// cordic
module cordic #(
    parameter data_width = 16,
    parameter iterations = 15
    )(
    input clk,
    input reset_n,
    input logic signed [data_width-1:0] angle,
    input logic signed [data_width-1:0] x_i,
    input logic signed [data_width-1:0] y_i,
    output logic signed [data_width-1:0] cos,
    output logic signed [data_width-1:0] sin,
    input valid_in,
    output logic valid_out
    );
Size: ~9400 cells after synthesis, roughly 740 flip-flops, about 84 I/O pins, about 0.065 mm^2 of cells after synthesis.
clock: 1.97 ns
lec_check: 0
abc_area: 1
cap_margin: 20
core_margin: 2
core_utilization: 72
cts_cluster_diameter: 371
cts_cluster_size: 99
place_density: 0.37
slew_margin: 20
tns_end_percent: 20
run.sh (not shown) runs the stock make flow with config.mk's settings and CLKGATE_MAP_FILE=.
The starting point stopped in clock tree synthesis (DPL-0033).
Change:
Settings changed: ABC_AREA 1 to not set, CTS_CLUSTER_DIAMETER 371 to not set, CTS_CLUSTER_SIZE 99 to not set, PLACE_DENSITY 0.37 to not set, SETUP_SLACK_MARGIN set to 0.92, TNS_END_PERCENT 20 to not set.
Clock period 1.97 ns to 3.09 ns, I/O delays scaled along.
Effect: Now the flow never finished: it broke off in global routing. Area after synthesis is lower by 6.4%. Synthesized cell count shrinks by 29%. Die size is lower by 6.4%.
Change:
Settings changed: CORE_UTILIZATION 72 to 40, SETUP_SLACK_MARGIN 0.92 to not set.
Clock period 3.09 ns to 3.8 ns, I/O delays scaled along.
What happened: The new run completed with no timing, DRC or antenna violations; die size increases by 79%; area after synthesis is unchanged; synthesized cell count is unchanged.

* * *

Starting RTL as in the previous note.
==> flow/design.v (excerpt) <==
module cordic #(
    parameter data_width = 16,
    parameter iterations = 15
    )(
    input clk,
    input reset_n,
    input logic signed [data_width-1:0] angle,
    input logic signed [data_width-1:0] x_i,
    input logic signed [data_width-1:0] y_i,
    output logic signed [data_width-1:0] cos,
    output logic signed [data_width-1:0] sin,
    input valid_in,
    output logic valid_out
    );
==> flow/config.mk <==
export PLATFORM = sky130hd
export DESIGN_NAME = cordic
export DESIGN_NICKNAME = cordic
export VERILOG_FILES = /design/flow/design.v
export SDC_FILE = /design/flow/constraint.sdc
export NUM_CORES = 4
export LEC_CHECK = 0
export CAP_MARGIN = 20
export CELL_PAD_IN_SITES_GLOBAL_PLACEMENT = 3
export CORE_MARGIN = 2
export CORE_UTILIZATION = 31
export CTS_CLUSTER_DIAMETER = 44
export GPL_TIMING_DRIVEN = 1
export HOLD_SLACK_MARGIN = 0.27
export MAX_ROUTING_LAYER = met5
export SETUP_SLACK_MARGIN = -0.19
export SLEW_MARGIN = 15
export TNS_END_PERCENT = 85
==> flow/constraint.sdc <==
create_clock -name core_clock -period 2.45 [get_ports {clk}]
set_input_delay 0.4900 -clock core_clock [delete_from_list [all_inputs] [get_ports {clk}]]
set_output_delay 0.4900 -clock core_clock [all_outputs]
set_load 0.01 [all_outputs]
The first run finished but fails on negative setup slack.
Next try:
CELL_PAD_IN_SITES_GLOBAL_PLACEMENT = unset   (was 3)
CORE_UTILIZATION = 66   (was 31)
CTS_CLUSTER_DIAMETER = unset   (was 44)
GPL_TIMING_DRIVEN = unset   (was 1)
HOLD_SLACK_MARGIN = unset   (was 0.27)
MAX_ROUTING_LAYER = unset   (was met5)
SETUP_SLACK_MARGIN = unset   (was -0.19)
SLEW_MARGIN = 20   (was 15)
TNS_END_PERCENT = unset   (was 85)
clock period = 3.09 ns   (was 2.45 ns; I/O delays follow)
The changed run reached the layout checks and failed them: negative setup slack.
Area after synthesis is unchanged.
Via count fell by 4.4%.
Global-route usage rose by 14 points.
Clock skew fell by 6.8 ps.
Routed wire length fell by 15%.
Design area fell by 21%.
Worst setup slack gets better by 550 ps.
Next try:
CORE_UTILIZATION = 40   (was 66)
GPL_ROUTABILITY_DRIVEN = 0   (was unset)
MAX_ROUTING_LAYER = met4   (was unset)
clock period = 4.0 ns   (was 3.09 ns; I/O delays follow)
Outcome:
- Now the flow passed the timing, DRC and antenna checks
- worst setup slack improves by 550 ps
- cell count rose by 0.41%
- via count fell by 11%
- fmax fell by 9.6%
- final area fell by 11%
Next try:
CORE_UTILIZATION = 71   (was 40)
GPL_ROUTABILITY_DRIVEN = unset   (was 0)
MAX_ROUTING_LAYER = unset   (was met4)
PLACE_DENSITY_LB_ADDON = 0.01   (was unset)
clock period = 2.75 ns   (was 4.0 ns; I/O delays follow)
This time the run never finished: it broke off in clock tree synthesis (4_1_cts).
Synthesized cell count does not change.
Synthesized area is unchanged.
Die size goes down by well over a third.
